==> flow/design.v (excerpt) <==
module CPU(clk, rst, memoryData, memoryAddress, dataOut, readSignal, writeSignal, AC);
Settings: LEC_CHECK=0, CAP_MARGIN=20, CORE_MARGIN=2, CORE_UTILIZATION=72, CTS_CLUSTER_DIAMETER=88, CTS_CLUSTER_SIZE=10, PLACE_DENSITY=0.6, SETUP_SLACK_MARGIN=2.54, SLEW_MARGIN=40; clock period 8.53 ns.
run.sh (not shown) runs the stock make flow with config.mk's settings and CLKGATE_MAP_FILE=.
The starting point ended with an error in 4_1_cts.
Then changed:
- ABC_AREA: unset -> 1
- CORE_UTILIZATION: 72 -> 62
- CTS_CLUSTER_DIAMETER: 88 -> unset
- CTS_CLUSTER_SIZE: 10 -> 96
- SETUP_SLACK_MARGIN: 2.54 -> unset
- SLEW_MARGIN: 40 -> 20
- clock period: 8.53 -> 23.0 ns (I/O delays scaled with it)
=> The new run never finished: it broke off in 5_1_grt, error GRT-0232. Die size climbs by 15%. Synthesized cell count climbs by about 20%. Synthesized area drops by about 0.75%.
Then changed:
- ABC_AREA: 1 -> unset
- CORE_UTILIZATION: 62 -> 40
- CTS_CLUSTER_SIZE: 96 -> unset
- clock period: 23.0 -> 42.0 ns (I/O delays scaled with it)
Outcome: The new run went through all stages and came out clean; area after synthesis went up by 0.76%; die area is higher by 55%; synthesized cell count fell by 17%.
Then changed:
- ABC_AREA: unset -> 0
- CELL_PAD_IN_SITES_GLOBAL_PLACEMENT: unset -> 2
- CORE_UTILIZATION: 40 -> 41
- CTS_CLUSTER_DIAMETER: unset -> 188
- CTS_CLUSTER_SIZE: unset -> 99
Routed wire length grows by 6.6%.
Worst hold slack is worse by 0.0077 ns.
Final cell count hardly moves.
Utilization grows by 1.3 points.
Setup slack is worse by 0.23 ns.
Then changed:
- ABC_AREA: 0 -> unset
- CELL_PAD_IN_SITES_GLOBAL_PLACEMENT: 2 -> unset
- CORE_UTILIZATION: 41 -> 52
- CTS_CLUSTER_DIAMETER: 188 -> unset
- CTS_CLUSTER_SIZE: 99 -> unset
- clock period: 42.0 -> 38.3 ns (I/O delays scaled with it)
What happened: Worst hold slack is about the same; setup slack loses 1.8 ns; clock power rises by 14%; routed wire length falls by 7.3%.
Then changed:
- ABC_AREA: unset -> 1
- CORE_UTILIZATION: 52 -> 72
- CTS_CLUSTER_SIZE: unset -> 99
- clock period: 38.3 -> 58.2 ns (I/O delays scaled with it)
After rerunning: Area after synthesis came out lower slightly. Setup slack gains 21 ns. Routed wire length came out lower by a few percent. Die area came out lower by a quarter to a third. Worst hold slack barely changes. Power came out lower by well over a third. Global-route usage came out higher by 11 points. Via count came out higher by roughly a tenth. Design area came out lower by a few percent.

---

== run A ==
CPU again, from the RTL that the note above started with.
==> flow/config.mk <==
export PLATFORM = sky130hd
export DESIGN_NAME = CPU
export DESIGN_NICKNAME = CPU
export VERILOG_FILES = /design/flow/design.v
export SDC_FILE = /design/flow/constraint.sdc
export NUM_CORES = 4
export LEC_CHECK = 0
export CAP_MARGIN = 20
export CORE_MARGIN = 2
export CORE_UTILIZATION = 72
export CTS_CLUSTER_DIAMETER = 347
export CTS_CLUSTER_SIZE = 32
export PLACE_DENSITY = 0.6
export SLEW_MARGIN = 20
==> flow/constraint.sdc <==
create_clock -name core_clock -period 28.8 [get_ports {clk}]
set_input_delay 5.7600 -clock core_clock [delete_from_list [all_inputs] [get_ports {clk}]]
set_output_delay 5.7600 -clock core_clock [all_outputs]
set_load 0.01 [all_outputs]
To summarise run A: no stage aborted, but the layout did not pass its checks, failing on negative setup slack.
> inputs changed (run A -> run B)
Settings: a deleted CTS_CLUSTER_DIAMETER that had been 347; an added ABC_AREA of 1; an added SETUP_SLACK_MARGIN of 2.47; a deleted CTS_CLUSTER_SIZE that had been 32.
## What came out
- Status(run B) = ERROR, stage = 5_1_grt
- Number of clock sinks: run B vs run A identical
- Yosys stat chip area came out lower on run B than on run A.
- Run B and run A ended up with roughly the same sequential element share of the synthesized area.
- Run B: die area lower than run A
- Summary of run B over run A: number of buffers added for setup after CTS has increased; average size of a mapped cell has decreased; cell resize tally after clock tree synthesis has increased.
- In the flow results for run B and run A, the share of the core filled by cells before placement is larger on run A.
- Cell count in the Yosys report, run B vs run A: up by more than 10%
For run C, these inputs were changed with respect to run B:
Settings: CTS_CLUSTER_SIZE newly set to 10; SETUP_SLACK_MARGIN changed from 2.47 to 2.54; SLEW_MARGIN changed from 20 to 35; ABC_AREA removed (was 1); the clock period (ns, I/O delays scaled along) changed from 28.8 to 8.53.
## What came out
- Run C: DPL-0038 in 4_1_cts -> run aborted
- And-or/or-and share of the synthesized area, run B and run C: higher on run C
- Placed standard-cell area, run B and run C: smaller value in run B
- From run B to run C the numbers moved as follows: cell area after synthesis +140 um^2; count of standard-cell rows comparable; distinct cell type count of the synthesized netlist climbed about 60%; simple-gate share of the synthesized area decreased 6.7 points; synthesized cell count went down by 17%.
- Run B reports its largest non-sequential cell family by area as simple AND/OR/NAND/NOR gates while run C reports adder cells.
- The die used by run C is larger than the one used by run B.
- Diff run B..run C | post-synthesis sequential area ratio | negligible
- Area fraction in xor and xnor cells for run C: 1.9 points up relative to run B
## Diff of input files: run D against run C
Settings: CORE_UTILIZATION changed from 72 to 58; SETUP_SLACK_MARGIN removed (was 2.54); CTS_CLUSTER_SIZE removed (was 10); ABC_AREA newly set to 1; SLEW_MARGIN changed from 35 to 20; the clock period (ns, I/O delays scaled along) changed from 8.53 to 28.8.
Run D did not stop at any stage, and its layout met the timing, DRC and antenna checks.
In run D relative to run C, synthesized cell count had gone up by more than 10%.
Relative to run C, full die area increased by about 23% in run D.
Share of cell area taken by muxes after synthesis: lower on run D
Relative to run C, fraction of synthesized cell area in xor and xnor cells has decreased by 1.9 points in run D.
| pre-CTS setup slack | run D vs run C | better |
Taking run D as 1.0, run C lands at 0.894 on standard-cell row count.
Sequential share of the synthesized area delta (run D -> run C): insignificant
Compared with run C, in run D standard cell area after detailed placement moved down, number of nets at floorplan moved up.
No activity file was given, so power comes from the tool's default toggle rates.
